==> wip/yarrow <==
## usb_top_level
module usb_top_level(
    input logic clk,
    input logic n_rst,
    input logic hsel,
    input logic [3:0] haddr,
    input logic [1:0] htrans,
    input logic  [1:0] hsize,
    input logic hwrite,
    input logic [31:0] hwdata,
    output logic [31:0] hrdata,
    output logic hresp,
    output logic hready,
    output logic d_mode,
    input logic d_plus_in,
    input logic d_minus_in,
    output logic d_plus_out,
    output logic d_minus_out,
    output logic [6:0] buffer_occupancy,
    output logic get_rx_data,
    output logic [3:0] tx_packet,
    output logic tx_transfer_active
);
clock: 8.44 ns
lec_check: 0
abc_area: 0
cap_margin: 30
cell_pad_in_sites_detail_placement: 0
cell_pad_in_sites_global_placement: 3
core_aspect_ratio: 0.66
core_margin: 2
core_utilization: 34
cts_cluster_size: 59
gpl_routability_driven: 0
gpl_timing_driven: 0
hold_slack_margin: -0.09
max_routing_layer: met5
min_routing_layer: met2
place_density: 0.51
setup_slack_margin: -0.49
slew_margin: 25
tns_end_percent: 30
run.sh (not shown) runs the stock make flow with config.mk's settings and CLKGATE_MAP_FILE=.
==> inputs of wip/cedar, as changes to wip/yarrow <==
- ABC_AREA: 0 -> unset
- CAP_MARGIN: 30 -> 5
- CELL_PAD_IN_SITES_DETAIL_PLACEMENT: 0 -> unset
- CELL_PAD_IN_SITES_GLOBAL_PLACEMENT: 3 -> unset
- CORE_ASPECT_RATIO: 0.66 -> unset
- CORE_UTILIZATION: 34 -> 66
- CTS_CLUSTER_SIZE: 59 -> unset
- GPL_ROUTABILITY_DRIVEN: 0 -> unset
- GPL_TIMING_DRIVEN: 0 -> unset
- HOLD_SLACK_MARGIN: -0.09 -> unset
- MAX_ROUTING_LAYER: met5 -> unset
- MIN_ROUTING_LAYER: met2 -> unset
- PLACE_DENSITY: 0.51 -> unset
- SETUP_SLACK_MARGIN: -0.49 -> 0.1
- SLEW_MARGIN: 25 -> 20
- TNS_END_PERCENT: 30 -> 5
==> flow/constraint.sdc (replaced) <==
create_clock -name core_clock -period 3.7 [get_ports {clk}]
set_input_delay 0.7400 -clock core_clock [delete_from_list [all_inputs] [get_ports {clk}]]
set_output_delay 0.7400 -clock core_clock [all_outputs]
set_load 0.01 [all_outputs]
==> inputs of wip/raven, as changes to wip/yarrow <==
- ABC_AREA: 0 -> unset
- CAP_MARGIN: 30 -> 20
- CELL_PAD_IN_SITES_DETAIL_PLACEMENT: 0 -> unset
- CELL_PAD_IN_SITES_GLOBAL_PLACEMENT: 3 -> unset
- CORE_ASPECT_RATIO: 0.66 -> unset
- CORE_UTILIZATION: 34 -> 44
- CTS_CLUSTER_SIZE: 59 -> unset
- GPL_ROUTABILITY_DRIVEN: 0 -> unset
- GPL_TIMING_DRIVEN: 0 -> unset
- HOLD_SLACK_MARGIN: -0.09 -> unset
- MAX_ROUTING_LAYER: met5 -> unset
- MIN_ROUTING_LAYER: met2 -> unset
- PLACE_DENSITY: 0.51 -> unset
- SETUP_SLACK_MARGIN: -0.49 -> unset
- SLEW_MARGIN: 25 -> 20
- TNS_END_PERCENT: 30 -> unset
==> flow/constraint.sdc (replaced) <==
create_clock -name core_clock -period 11.3 [get_ports {clk}]
set_input_delay 2.2600 -clock core_clock [delete_from_list [all_inputs] [get_ports {clk}]]
set_output_delay 2.2600 -clock core_clock [all_outputs]
set_load 0.01 [all_outputs]
==> inputs of wip/harbor, as changes to wip/yarrow <==
- ABC_AREA: 0 -> unset
- CAP_MARGIN: 30 -> 20
- CELL_PAD_IN_SITES_DETAIL_PLACEMENT: 0 -> unset
- CELL_PAD_IN_SITES_GLOBAL_PLACEMENT: 3 -> unset
- CORE_ASPECT_RATIO: 0.66 -> unset
- CORE_UTILIZATION: 34 -> 70
- CTS_CLUSTER_SIZE: 59 -> unset
- GPL_ROUTABILITY_DRIVEN: 0 -> unset
- GPL_TIMING_DRIVEN: 0 -> unset
- HOLD_SLACK_MARGIN: -0.09 -> unset
- MAX_ROUTING_LAYER: met5 -> unset
- MIN_ROUTING_LAYER: met2 -> unset
- PLACE_DENSITY: 0.51 -> unset
- SETUP_SLACK_MARGIN: -0.49 -> 0.94
- SLEW_MARGIN: 25 -> 20
- TNS_END_PERCENT: 30 -> unset
==> flow/constraint.sdc (replaced) <==
create_clock -name core_clock -period 3.77 [get_ports {clk}]
set_input_delay 0.7540 -clock core_clock [delete_from_list [all_inputs] [get_ports {clk}]]
set_output_delay 0.7540 -clock core_clock [all_outputs]
set_load 0.01 [all_outputs]
==> summary of the runs <==
wip/harbor ended with an error in global routing on GRT-0116. wip/yarrow failed in global routing with GRT-0116. wip/raven finished with timing, DRC and antenna clean. wip/cedar finished with negative setup slack left.
Between wip/raven and wip/cedar, the lower non-clock buffer count is in wip/raven (gap 346).
The sequential power of wip/cedar is 3.0 times that of wip/raven.
Of wip/raven and wip/cedar, wip/cedar has the higher worst hold slack (gap 0.046 ns).
The clock power of wip/cedar is 2.7 times that of wip/raven.

---

==> run a <==
Starting RTL as in the previous note.
make LEC_CHECK=0 ABC_AREA=1 CAP_MARGIN=40 CORE_ASPECT_RATIO=1.22 CORE_MARGIN=2 CORE_UTILIZATION=72 CTS_CLUSTER_DIAMETER=248 CTS_CLUSTER_SIZE=73 GPL_ROUTABILITY_DRIVEN=1 GPL_TIMING_DRIVEN=1 PLACE_DENSITY=0.88 SETUP_SLACK_MARGIN=0.94 SLEW_MARGIN=10 finish   # period 3.24 ns
==> run b (differences from run a) <==
==> flow/config.mk (replaced) <==
export PLATFORM = sky130hd
export DESIGN_NAME = usb_top_level
export DESIGN_NICKNAME = usb_top_level
export VERILOG_FILES = /design/flow/design.v
export SDC_FILE = /design/flow/constraint.sdc
export NUM_CORES = 4
export LEC_CHECK = 0
export CAP_MARGIN = 20
export CORE_MARGIN = 2
export CORE_UTILIZATION = 57
export SLEW_MARGIN = 20
==> flow/constraint.sdc (replaced) <==
create_clock -name core_clock -period 4.52 [get_ports {clk}]
set_input_delay 0.9040 -clock core_clock [delete_from_list [all_inputs] [get_ports {clk}]]
set_output_delay 0.9040 -clock core_clock [all_outputs]
set_load 0.01 [all_outputs]
==> results.py <==
# Metrics from the implementation run
metrics = {
    "status": {
        "status": "did not finish",
        "failing_step": "global routing",
        "error_line": "[ERROR GRT-0232] Routing congestion too high. Check the congestion heatmap in the GUI.",
    },
    "die": {
        "initCoreUtil_pct": 72.6,
    },
    "clocking": {
        "cts_resized": 225,
    },
    "placement": {
        "hpwl_um": 122000,
    },
}
the above is filed under run a

==> results.py <==
# Flow results
metrics = {
    "clocking": {
        "cts_resized": 5,
    },
    "status": {
        "status": "finished clean",
    },
    "die": {
        "initCoreUtil_pct": 57.8,
    },
    "finish": {
        "multiInputCombCellCount": 3412,
    },
    "placement": {
        "hpwl_um": 111000,
    },
}
the above is filed under run b


---

==> inputs of v32 <==
usb_top_level again, from the RTL that the note above started with.
export LEC_CHECK = 0
export ABC_AREA = 0
export CAP_MARGIN = 10
export CELL_PAD_IN_SITES_DETAIL_PLACEMENT = 2
export CELL_PAD_IN_SITES_GLOBAL_PLACEMENT = 1
export CORE_ASPECT_RATIO = 1.22
export CORE_MARGIN = 2
export CORE_UTILIZATION = 34
export CTS_CLUSTER_SIZE = 72
export GPL_ROUTABILITY_DRIVEN = 0
export GPL_TIMING_DRIVEN = 0
export MAX_ROUTING_LAYER = met5
export PLACE_DENSITY = 0.88
export SETUP_SLACK_MARGIN = 0.2
export SLEW_MARGIN = 25
create_clock -name core_clock -period 8.44 [get_ports {clk}]
==> v37 (differences from v32) <==
==> flow/config.mk (replaced) <==
export PLATFORM = sky130hd
export DESIGN_NAME = usb_top_level
export DESIGN_NICKNAME = usb_top_level
export VERILOG_FILES = /design/flow/design.v
export SDC_FILE = /design/flow/constraint.sdc
export NUM_CORES = 4
export LEC_CHECK = 0
export ABC_AREA = 0
export CAP_MARGIN = 40
export CORE_ASPECT_RATIO = 1.22
export CORE_MARGIN = 2
export CORE_UTILIZATION = 60
export CTS_CLUSTER_SIZE = 20
export GPL_ROUTABILITY_DRIVEN = 1
export GPL_TIMING_DRIVEN = 1
export SETUP_SLACK_MARGIN = 0.2
export SLEW_MARGIN = 30
==> flow/constraint.sdc (replaced) <==
create_clock -name core_clock -period 4.9 [get_ports {clk}]
set_input_delay 0.9800 -clock core_clock [delete_from_list [all_inputs] [get_ports {clk}]]
set_output_delay 0.9800 -clock core_clock [all_outputs]
set_load 0.01 [all_outputs]
==> v20 (differences from v32) <==
==> flow/config.mk (replaced) <==
export PLATFORM = sky130hd
export DESIGN_NAME = usb_top_level
export DESIGN_NICKNAME = usb_top_level
export VERILOG_FILES = /design/flow/design.v
export SDC_FILE = /design/flow/constraint.sdc
export NUM_CORES = 4
export LEC_CHECK = 0
export CAP_MARGIN = 20
export CORE_MARGIN = 2
export CORE_UTILIZATION = 45
export SLEW_MARGIN = 20
==> flow/constraint.sdc (replaced) <==
create_clock -name core_clock -period 4.09 [get_ports {clk}]
set_input_delay 0.8180 -clock core_clock [delete_from_list [all_inputs] [get_ports {clk}]]
set_output_delay 0.8180 -clock core_clock [all_outputs]
set_load 0.01 [all_outputs]
==> summary of the runs <==
In v20 the clock skew is lower than in v37, by 0.0036 ns.
In area after synthesis, v20 and v32 do not differ.
Between v20 and v37, the lower first-iteration DRC count is in v20 (gap 9.2%, measured against v37).
In v20 the final area is higher than in v37, by about 3%.
Of v37 and v20, v37 has the higher register-to-register slack (gap 0.52 ns).
v32 died in 5_1_grt (GRT-0116). v20 completed without violations. v37 ran to the end with no violations.
Between v20 and v37, the lower clock power is in v37 (gap about 26%, measured against v37).
In v20 the die size is larger than in v37, by about 33%.
In v20 the power is larger than in v37, by 22%.
==> figures <==
Run status: v32 did not finish; v37 timing/DRC/antenna clean; v20 timing/DRC/antenna clean
Stage where the flow stopped: v32 5_1_grt; v37 -; v20 -
Width of the die: v32 317 um; v37 240 um; v20 305 um
Iteration-0 DRC count of the detailed router: v32 -; v37 5274; v20 4788
Total of cells resized after clock tree synthesis: v32 0; v37 7; v20 11
Required time reported for the critical path endpoint: v32 -; v37 3.92 ns; v20 4.62 ns
Core utilization before placement: v32 34.2%; v37 60.5%; v20 45.3%
Detailed placer's ending HPWL: v32 200 mm; v37 111 mm; v20 115 mm
Power dissipated in sequential cells: v32 -; v37 8.47 mW; v20 9.99 mW
Worst min-delay path class: v32 -; v37 primary input to asynchronous set/reset pin; v20 primary input to asynchronous set/reset pin
Worst Max-Slew Pin Slew: v32 -; v37 1.00 ns; v20 1.26 ns
Clock network power consumption: v32 -; v37 6.84 mW; v20 8.59 mW
Top layer in use: v32 -; v37 met5; v20 met5
Count of nets left with antenna violations after detail routing: v32 -; v37 0; v20 0
Number of logic gates: v32 -; v37 3412; v20 3412
Sum of negative setup slack: v32 -; v37 0 ns; v20 0 ns
Reported max-cap violation count: v32 -; v37 0; v20 0
DRC violation count after routing: v32 -; v37 0; v20 0
Worst Path Arrival: v32 -; v37 3.51 ns; v20 4.55 ns

---

==> run Z: inputs <==
Starting RTL as in the previous note.
clock: 3.7 ns
lec_check: 0
cap_margin: 20
core_margin: 2
core_utilization: 72
cts_cluster_diameter: 355
cts_cluster_size: 20
place_density_lb_addon: 0.26
setup_slack_margin: -0.25
slew_margin: 20
==> run P (differences from run Z) <==
Settings changed: CORE_UTILIZATION 72 to 70, PLACE_DENSITY_LB_ADDON 0.26 to default, SETUP_SLACK_MARGIN -0.25 to default.
==> flow/constraint.sdc (replaced) <==
create_clock -name core_clock -period 5.26 [get_ports {clk}]
set_input_delay 1.0520 -clock core_clock [delete_from_list [all_inputs] [get_ports {clk}]]
set_output_delay 1.0520 -clock core_clock [all_outputs]
set_load 0.01 [all_outputs]
==> run G (differences from run Z) <==
Settings changed: CORE_UTILIZATION 72 to 44, CTS_CLUSTER_DIAMETER 355 to default, CTS_CLUSTER_SIZE 20 to default, PLACE_DENSITY_LB_ADDON 0.26 to default, SETUP_SLACK_MARGIN -0.25 to default.
==> flow/constraint.sdc (replaced) <==
create_clock -name core_clock -period 12.0 [get_ports {clk}]
set_input_delay 2.4000 -clock core_clock [delete_from_list [all_inputs] [get_ports {clk}]]
set_output_delay 2.4000 -clock core_clock [all_outputs]
set_load 0.01 [all_outputs]
==> results <==
- Run P passed the timing, design-rule and antenna checks. Run Z ran to the end with violations: negative setup slack. Run G passed the timing, design-rule and antenna checks.
- Global-route usage: run G < run P < run Z.
- Setup slack, lowest first: run Z, run P, run G.
- Cell area, highest first: run Z, run G, run P.
- Sequential power: run G is lower than run Z (69%).
- Synthesized cell count is the same in run G and run Z.
- Wire length, highest first: run Z, run P, run G.
==> figures <==
| metric | run Z | run G | run P |
|---|---|---|---|
| Mean routed wirelength per cell | 30.53 um | 26.79 um | 29.02 um |
| Setup TNS | -6603 ps | 0 ps | 0 ps |
| Biggest fanout along the worst timing path | 26 | 28 | 4 |
| Placed wire-length estimate after detailed placement | 112900 um | 101300 um | 105400 um |
| PD cells | 536.3 mW/mm2 | 183.6 mW/mm2 | 377.8 mW/mm2 |
| Number of DRC markers after the initial detailed-route iteration | 8198 | 4592 | 6366 |
| Clock-pin slew on the worst setup and hold paths | 90 ps | 60 ps | 90 ps |
| Outcome | failed layout checks | timing/DRC/antenna clean | timing/DRC/antenna clean |
| Violated checks | negative setup slack | - | - |
| Width of the die | 241.8 um | 308.2 um | 245.2 um |
| Setup crit end kind | flip-flop | output port | output port |
| Layout fillers | 3320 | 8564 | 3858 |
| Resized cells post-CTS | 12 | 0 | 0 |
| WL met1 | 52950 um | 65580 um | 51420 um |

---

==> inputs of nickel <==
usb_top_level again, from the RTL that the note above started with.
export LEC_CHECK = 0
export ABC_AREA = 0
export CAP_MARGIN = 10
export CELL_PAD_IN_SITES_DETAIL_PLACEMENT = 0
export CELL_PAD_IN_SITES_GLOBAL_PLACEMENT = 3
export CORE_ASPECT_RATIO = 0.66
export CORE_MARGIN = 2
export CORE_UTILIZATION = 34
export CTS_CLUSTER_SIZE = 86
export GPL_ROUTABILITY_DRIVEN = 0
export GPL_TIMING_DRIVEN = 0
export HOLD_SLACK_MARGIN = -0.09
export MAX_ROUTING_LAYER = met5
export MIN_ROUTING_LAYER = met2
export PLACE_DENSITY = 0.88
export SETUP_SLACK_MARGIN = 0.2
export SLEW_MARGIN = 25
create_clock -name core_clock -period 8.44 [get_ports {clk}]
==> inputs of indigo, as changes to nickel <==
==> flow/config.mk (replaced) <==
export PLATFORM = sky130hd
export DESIGN_NAME = usb_top_level
export DESIGN_NICKNAME = usb_top_level
export VERILOG_FILES = /design/flow/design.v
export SDC_FILE = /design/flow/constraint.sdc
export NUM_CORES = 4
export LEC_CHECK = 0
export CAP_MARGIN = 20
export CORE_MARGIN = 2
export CORE_UTILIZATION = 53
export SLEW_MARGIN = 20
==> flow/constraint.sdc (replaced) <==
create_clock -name core_clock -period 6.66 [get_ports {clk}]
set_input_delay 1.3320 -clock core_clock [delete_from_list [all_inputs] [get_ports {clk}]]
set_output_delay 1.3320 -clock core_clock [all_outputs]
set_load 0.01 [all_outputs]
==> inputs of pepper, as changes to nickel <==
==> flow/config.mk (replaced) <==
export PLATFORM = sky130hd
export DESIGN_NAME = usb_top_level
export DESIGN_NICKNAME = usb_top_level
export VERILOG_FILES = /design/flow/design.v
export SDC_FILE = /design/flow/constraint.sdc
export NUM_CORES = 4
export LEC_CHECK = 0
export CAP_MARGIN = 20
export CORE_MARGIN = 5
export CORE_UTILIZATION = 40
export CTS_CLUSTER_SIZE = 86
export SLEW_MARGIN = 20
==> flow/constraint.sdc (replaced) <==
create_clock -name core_clock -period 10.0 [get_ports {clk}]
set_input_delay 2.0000 -clock core_clock [delete_from_list [all_inputs] [get_ports {clk}]]
set_output_delay 2.0000 -clock core_clock [all_outputs]
set_load 0.01 [all_outputs]
==> flow_summary.ini <==
; physical design summary
[outcome]
stop_stage = global routing (5_1_grt)
tool.error = [ERROR GRT-0116] Global routing finished with congestion. Check the congestion regions in the DRC Viewer.
status = aborted with a tool error

[cts]
tritoncts.num_buffers = 86

[die]
fp_util_pct = 34.2
die_h_um = 285
coreArea_um2 = 119000

[place]
hpwl_um = 170000
pre_cts_slack_ns = 2.19
placed_cells = 6363

[global_routing]
met1_usage_pct = 0
grt_overflow = 1869
use_met3_pct = 87.1
-- figures above: nickel

==> flow_summary.ini <==
; yosys + openroad results
[power]
power.group.top = registers

[cts]
clk_latency_ns = 0.71
cts_hold_buf = 0

[critical_path]
crit_top_cell = inv_1

[place]
placed_cells = 5850
hpwl_um = 102000
pre_cts_slack_ns = 3.53

[outcome]
status = timing/DRC/antenna clean

[global_routing]
use_met3_pct = 7.10
grt_overflow = 0

[synthesis]
most_common_cell = dfrtp_1
-- figures above: pepper

==> flow_summary.ini <==
; yosys + openroad results
[global_routing]
use_met3_pct = 11.8
met1_usage_pct = 57.0

[die]
fp_util_pct = 53.6
coreArea_um2 = 75900
die_h_um = 281

[place]
pre_cts_slack_ns = 1.22
hpwl_um = 102000
placed_cells = 5513

[outcome]
status = timing/DRC/antenna clean
-- figures above: indigo

Power figures rest on the tool's default switching activity, not on a simulated workload.
